==> ember <==
==> flow/design.v (excerpt) <==
module fbindct_8bit #(
  parameter IN_WIDTH = 8,                                  
  parameter INT_BITS = 6,                                  
  parameter FRAC_BITS = 6,                                 
  parameter INTER_WIDTH = IN_WIDTH + INT_BITS + FRAC_BITS, 
  parameter OUT_WIDTH = 20                                 
)(
  input                                        clk,
  input                                        rst,
  input signed [8*IN_WIDTH-1:0]                x_in,         
  input                                        ready_in,     
  input                                        load,         
  output                                       valid_out,    
  output signed [8*OUT_WIDTH-1:0]              y_out         
);
export LEC_CHECK = 0
export CAP_MARGIN = 20
export CELL_PAD_IN_SITES_DETAIL_PLACEMENT = 2
export CELL_PAD_IN_SITES_GLOBAL_PLACEMENT = 3
export CORE_MARGIN = 2
export CORE_UTILIZATION = 67
export MAX_ROUTING_LAYER = met4
export SETUP_SLACK_MARGIN = -0.99
export SLEW_MARGIN = 20
export TNS_END_PERCENT = 65
create_clock -name core_clock -period 10.0 [get_ports {clk}]
run.sh (not shown) runs the stock make flow with config.mk's settings and CLKGATE_MAP_FILE=.
==> onyx: changes against ember <==
==> flow/config.mk (replaced) <==
export PLATFORM = sky130hd
export DESIGN_NAME = fbindct_8bit
export DESIGN_NICKNAME = fbindct_8bit
export VERILOG_FILES = /design/flow/design.v
export SDC_FILE = /design/flow/constraint.sdc
export NUM_CORES = 4
export LEC_CHECK = 0
export ABC_AREA = 1
export CAP_MARGIN = 30
export CELL_PAD_IN_SITES_DETAIL_PLACEMENT = 0
export CORE_MARGIN = 2
export CORE_UTILIZATION = 68
export CTS_CLUSTER_SIZE = 78
export HOLD_SLACK_MARGIN = 0.02
export MAX_ROUTING_LAYER = met5
export PLACE_DENSITY = 0.62
export SETUP_SLACK_MARGIN = 1.22
export SLEW_MARGIN = 20
==> flow/constraint.sdc (replaced) <==
create_clock -name core_clock -period 4.71 [get_ports {clk}]
set_input_delay 0.9420 -clock core_clock [delete_from_list [all_inputs] [get_ports {clk}]]
set_output_delay 0.9420 -clock core_clock [all_outputs]
set_load 0.01 [all_outputs]
==> violet: changes against ember <==
==> flow/config.mk (replaced) <==
export PLATFORM = sky130hd
export DESIGN_NAME = fbindct_8bit
export DESIGN_NICKNAME = fbindct_8bit
export VERILOG_FILES = /design/flow/design.v
export SDC_FILE = /design/flow/constraint.sdc
export NUM_CORES = 4
export LEC_CHECK = 0
export CAP_MARGIN = 20
export CORE_MARGIN = 2
export CORE_UTILIZATION = 65
export MAX_ROUTING_LAYER = met4
export SETUP_SLACK_MARGIN = 0.61
export SLEW_MARGIN = 20
==> flow/constraint.sdc (replaced) <==
create_clock -name core_clock -period 4.83 [get_ports {clk}]
set_input_delay 0.9660 -clock core_clock [delete_from_list [all_inputs] [get_ports {clk}]]
set_output_delay 0.9660 -clock core_clock [all_outputs]
set_load 0.01 [all_outputs]
==> metrics.cfg <==
[timing]
setup_ws_ns = -0.452
setup_viol = 13

[logic_synthesis]
ys_seq_share = 0.304
synth.distinct_cells = 74

[run_status]
violations = setup timing
status = failed layout checks

[floorplan]
rows = 76
fp.dieW_um = 214

-- figures above: violet

==> metrics.cfg <==
[run_status]
firstError = [ERROR GPL-0301] Utilization 144.519 % exceeds 100%.
status = stopped before the end
haltStage = global placement without I/O (3_1_place_gp_skip_io)

[logic_synthesis]
ys_seq_share = 0.304
synth.distinct_cells = 74
fa_ha_area_frac = 0.198

[floorplan]
fp.dieW_um = 211
rows = 75

-- figures above: ember

==> metrics.cfg <==
[run_status]
status = failed layout checks
violations = setup timing

[timing]
setup_ws_ns = -0.0701
setup_viol = 2

[logic_synthesis]
synth.distinct_cells = 55

[floorplan]
die-area_mm2 = 0.0465
rows = 77

-- figures above: onyx


========
==> inputs of run a <==
==> flow/design.v <==
`timescale 1ns / 1ps
module fbindct_8bit #(
  parameter IN_WIDTH = 8,                                  
  parameter INT_BITS = 6,                                  
  parameter FRAC_BITS = 6,                                 
  parameter INTER_WIDTH = IN_WIDTH + INT_BITS + FRAC_BITS, 
  parameter OUT_WIDTH = 20                                 
)(
  input                                        clk,
  input                                        rst,
  input signed [8*IN_WIDTH-1:0]                x_in,         
  input                                        ready_in,     
  input                                        load,         
  output                                       valid_out,    
  output signed [8*OUT_WIDTH-1:0]              y_out         
);
parameter [1:0] IDLE = 2'b00;
parameter [1:0] WAIT = 2'b01;
parameter [1:0] SEND = 2'b10;
reg [1:0] state;
parameter [1:0] STAGE1 = 2'b00;
parameter [1:0] STAGE2 = 2'b01;
parameter [1:0] STAGE3 = 2'b10;
parameter [1:0] STAGE4 = 2'b11;
reg [1:0] stage;
reg signed [IN_WIDTH-1:0] x_reg_0, x_reg_1, x_reg_2, x_reg_3, x_reg_4, x_reg_5, x_reg_6, x_reg_7;
reg done;
assign valid_out = done;
always @(posedge clk) begin : state_machine
  if (rst) begin
    state <= IDLE;
    stage <= STAGE1;
    done <= 1'b0;
    x_reg_0 <= 0;
    x_reg_1 <= 0;
    x_reg_2 <= 0;
    x_reg_3 <= 0;
    x_reg_4 <= 0;
    x_reg_5 <= 0;
    x_reg_6 <= 0;
    x_reg_7 <= 0;
  end else begin
    case (state)
      IDLE: begin
        if(load) begin
          x_reg_0 <= x_in[1*IN_WIDTH-1:0*IN_WIDTH];
          x_reg_1 <= x_in[2*IN_WIDTH-1:1*IN_WIDTH];
          x_reg_2 <= x_in[3*IN_WIDTH-1:2*IN_WIDTH];
          x_reg_3 <= x_in[4*IN_WIDTH-1:3*IN_WIDTH];
          x_reg_4 <= x_in[5*IN_WIDTH-1:4*IN_WIDTH];
          x_reg_5 <= x_in[6*IN_WIDTH-1:5*IN_WIDTH];
          x_reg_6 <= x_in[7*IN_WIDTH-1:6*IN_WIDTH];
          x_reg_7 <= x_in[8*IN_WIDTH-1:7*IN_WIDTH];
          state <= WAIT;
        end
      end
      WAIT: begin
        case (stage)
          STAGE1: begin 
            stage <= STAGE2;
            done <= 1'b0;
          end
          STAGE2: stage <= STAGE3;
          STAGE3: stage <= STAGE4;
          STAGE4: begin 
            state <= SEND;
            stage <= STAGE1;
            done <= 1'b1;
          end
          default : begin 
            stage <= STAGE1;
          end
        endcase
      end
      SEND: begin
        if(ready_in) begin
          state <= IDLE;
          done <= 1'b0;
        end
      end
      default: state <= IDLE;
    endcase
  end
end
reg signed [INTER_WIDTH-1:0] a_reg_0, a_reg_1, a_reg_2, a_reg_3, a_reg_4, a_reg_5, a_reg_6, a_reg_7;
wire signed [INTER_WIDTH-1:0] a_wire_0, a_wire_1, a_wire_2, a_wire_3, a_wire_4, a_wire_5, a_wire_6, a_wire_7;
assign a_wire_0 = (x_reg_0 + x_reg_7) << FRAC_BITS;
assign a_wire_1 = (x_reg_1 + x_reg_6) << FRAC_BITS;
assign a_wire_2 = (x_reg_2 + x_reg_5) << FRAC_BITS;
assign a_wire_3 = (x_reg_3 + x_reg_4) << FRAC_BITS;
assign a_wire_4 = (x_reg_3 - x_reg_4) << FRAC_BITS;
assign a_wire_5 = (x_reg_2 - x_reg_5) << FRAC_BITS;
assign a_wire_6 = (x_reg_1 - x_reg_6) << FRAC_BITS;
assign a_wire_7 = (x_reg_0 - x_reg_7) << FRAC_BITS;
always @(posedge clk) begin : stage1
  if(rst) begin
    a_reg_0 <= 0;
    a_reg_1 <= 0;
    a_reg_2 <= 0;
    a_reg_3 <= 0;
    a_reg_4 <= 0;
    a_reg_5 <= 0;
    a_reg_6 <= 0;
    a_reg_7 <= 0;
  end else if(stage == STAGE1) begin
    a_reg_0 <= a_wire_0;
    a_reg_1 <= a_wire_1;
    a_reg_2 <= a_wire_2;
    a_reg_3 <= a_wire_3;
    a_reg_4 <= a_wire_4;
    a_reg_5 <= a_wire_5;
    a_reg_6 <= a_wire_6;
    a_reg_7 <= a_wire_7;
  end
end
reg signed [INTER_WIDTH-1:0] b_reg_0, b_reg_1;
wire signed [INTER_WIDTH-1:0] b_wire_0, b_wire_1;
assign b_wire_0 = (a_reg_5>>>2) + (a_reg_5>>>3) + a_reg_6;             
assign b_wire_1 = (b_wire_0>>>1) + (b_wire_0>>>3) - a_reg_5;           
always @(posedge clk) begin : stage2
  if(rst) begin
    b_reg_0 <= 0;
    b_reg_1 <= 0;
  end else if(stage == STAGE2) begin
    b_reg_0 <= b_wire_0;
    b_reg_1 <= b_wire_1;
  end
end
reg signed [INTER_WIDTH-1:0] c_reg_0, c_reg_1, c_reg_2, c_reg_3, c_reg_4, c_reg_5, c_reg_6, c_reg_7;
wire signed [INTER_WIDTH-1:0] c_wire_0, c_wire_1, c_wire_2, c_wire_3, c_wire_4, c_wire_5, c_wire_6, c_wire_7;
assign c_wire_0 = a_reg_0 + a_reg_3;
assign c_wire_1 = a_reg_2 + a_reg_1;
assign c_wire_2 = a_reg_1 - a_reg_2;
assign c_wire_3 = a_reg_0 - a_reg_3;
assign c_wire_4 = a_reg_4 + b_reg_1;
assign c_wire_5 = a_reg_4 - b_reg_1;
assign c_wire_6 = a_reg_7 - b_reg_0;
assign c_wire_7 = b_reg_0 + a_reg_7;
always @(posedge clk) begin : stage3 
  if(rst) begin
    c_reg_0 <= 0;
    c_reg_1 <= 0;
    c_reg_2 <= 0;
    c_reg_3 <= 0;
    c_reg_4 <= 0;
    c_reg_5 <= 0;
    c_reg_6 <= 0;
    c_reg_7 <= 0;
  end else if(stage == STAGE3) begin
    c_reg_0 <= c_wire_0;
    c_reg_1 <= c_wire_1;
    c_reg_2 <= c_wire_2;
    c_reg_3 <= c_wire_3;
    c_reg_4 <= c_wire_4;
    c_reg_5 <= c_wire_5;
    c_reg_6 <= c_wire_6;
    c_reg_7 <= c_wire_7;
  end
end
reg signed [INTER_WIDTH-1:0] d_reg_0, d_reg_1, d_reg_2, d_reg_3, d_reg_4, d_reg_5, d_reg_6;
wire signed [INTER_WIDTH-1:0] d_wire_0, d_wire_1, d_wire_2, d_wire_3, d_wire_4, d_wire_5, d_wire_6;
assign d_wire_0 = c_reg_0 + c_reg_1;                                          
assign d_wire_1 = (d_wire_0>>>1) - c_reg_1;                                   
assign d_wire_2 = c_reg_2 - ((c_reg_3>>>2) + (c_reg_3>>>3));                 
assign d_wire_3 = c_reg_3 + (d_wire_2>>>2) + (d_wire_2>>>3);                 
assign d_wire_4 = c_reg_4 - (c_reg_7>>>3);                                    
assign d_wire_5 = c_reg_5 + (c_reg_6>>>1) + (c_reg_6>>>2) + (c_reg_6>>>3);  
assign d_wire_6 = c_reg_6 - (d_wire_5>>>1);                                   
always @(posedge clk) begin : stage4 
  if(rst) begin
    d_reg_0 <= 0;
    d_reg_1 <= 0;
    d_reg_2 <= 0;
    d_reg_3 <= 0;
    d_reg_4 <= 0;
    d_reg_5 <= 0;
    d_reg_6 <= 0;
  end else if(stage == STAGE4) begin
    d_reg_0 <= d_wire_0;
    d_reg_1 <= d_wire_1;
    d_reg_2 <= d_wire_2;
    d_reg_3 <= d_wire_3;
    d_reg_4 <= d_wire_4;
    d_reg_5 <= d_wire_5;
    d_reg_6 <= d_wire_6;
  end
end
reg [INTER_WIDTH-1:0] c_reg7_delay;
always @(posedge clk) begin : delay_c_reg
  if (rst) begin
    c_reg7_delay <= 1'b0;
  end else begin
    c_reg7_delay <= c_reg_7;
  end
end
assign y_out[1*OUT_WIDTH-1:0*OUT_WIDTH] = d_reg_0;
assign y_out[2*OUT_WIDTH-1:1*OUT_WIDTH] = c_reg7_delay;
assign y_out[3*OUT_WIDTH-1:2*OUT_WIDTH] = d_reg_3;
assign y_out[4*OUT_WIDTH-1:3*OUT_WIDTH] = d_reg_6;
assign y_out[5*OUT_WIDTH-1:4*OUT_WIDTH] = d_reg_1;
assign y_out[6*OUT_WIDTH-1:5*OUT_WIDTH] = d_reg_5;
assign y_out[7*OUT_WIDTH-1:6*OUT_WIDTH] = d_reg_2;
assign y_out[8*OUT_WIDTH-1:7*OUT_WIDTH] = d_reg_4;
endmodule
==> flow/run.sh <==
#!/bin/bash
# the make line also repeats each setting of config.mk as NAME=value (left out here)
make -C /OpenROAD-flow-scripts/flow DESIGN_CONFIG=/design/flow/config.mk WORK_HOME=/design/flow/orfs CLKGATE_MAP_FILE= finish
==> flow/config.mk <==
export PLATFORM = sky130hd
export DESIGN_NAME = fbindct_8bit
export DESIGN_NICKNAME = fbindct_8bit
export VERILOG_FILES = /design/flow/design.v
export SDC_FILE = /design/flow/constraint.sdc
export NUM_CORES = 4
export LEC_CHECK = 0
export CAP_MARGIN = 20
export CELL_PAD_IN_SITES_GLOBAL_PLACEMENT = 2
export CORE_ASPECT_RATIO = 0.8
export CORE_MARGIN = 2
export CORE_UTILIZATION = 27
export CTS_CLUSTER_SIZE = 95
export PLACE_DENSITY = 0.6
export SLEW_MARGIN = 20
==> flow/constraint.sdc <==
create_clock -name core_clock -period 3.57 [get_ports {clk}]
set_input_delay 0.7140 -clock core_clock [delete_from_list [all_inputs] [get_ports {clk}]]
set_output_delay 0.7140 -clock core_clock [all_outputs]
set_load 0.01 [all_outputs]
==> run b (differences from run a) <==
CELL_PAD_IN_SITES_GLOBAL_PLACEMENT = default   (was 2)
CORE_ASPECT_RATIO = default   (was 0.8)
CORE_UTILIZATION = 66   (was 27)
CTS_CLUSTER_DIAMETER = 141   (was default)
CTS_CLUSTER_SIZE = default   (was 95)
MAX_ROUTING_LAYER = met4   (was default)
PLACE_DENSITY = default   (was 0.6)
==> flow/constraint.sdc (replaced) <==
create_clock -name core_clock -period 3.43 [get_ports {clk}]
set_input_delay 0.6860 -clock core_clock [delete_from_list [all_inputs] [get_ports {clk}]]
set_output_delay 0.6860 -clock core_clock [all_outputs]
set_load 0.01 [all_outputs]
==> results <==
                                                                                    run a                       run b
Post_cts resized                                                                      217                         231
Post-CTS Repair Setup Buffers                                                         107                          79
Post-synthesis share of cell area spent on xor and xnor gates                      6.981%                      6.981%
Number of cell rows                                                                   106                          76
Run status                                                     complete, but fails checks      stopped before the end
Last stage reached                                                                      -              global routing
Violated checks                                                              setup timing                           -
Number of buffers added by the clock tree synthesis step                               54                          45
Count of flip-flops with a built-in enable after synthesis                              0                           0
Final HPWL from detailed placement                                               69830 um                    61370 um
Part of the Yosys area used for sequential elements                                30.43%                      30.43%
Total of buffers placed on input and output ports                                     208                         208
Die area                                                                     0.1086 sq mm               0.04505 sq mm
GP Congestion                                                                      0.7954                      0.9156
Post-place instance area                                                    0.03578 sq mm               0.03449 sq mm
Worst setup slack before clock tree synthesis                                    -1756 ps                    -1880 ps
Post-placement cell count                                                            5357                        4497
Die outline width                                                                368.0 um                    212.2 um
Die outline height                                                               295.2 um                    212.2 um
CORE AREA                                                                    0.1048 sq mm               0.04298 sq mm
Root buf cell                                                  sky130_fd_sc_hd__clkbuf_16  sky130_fd_sc_hd__clkbuf_16
Total of hold buffers inserted after clock tree synthesis                               0                           0
Init Core Util                                                                     27.32%                      66.59%
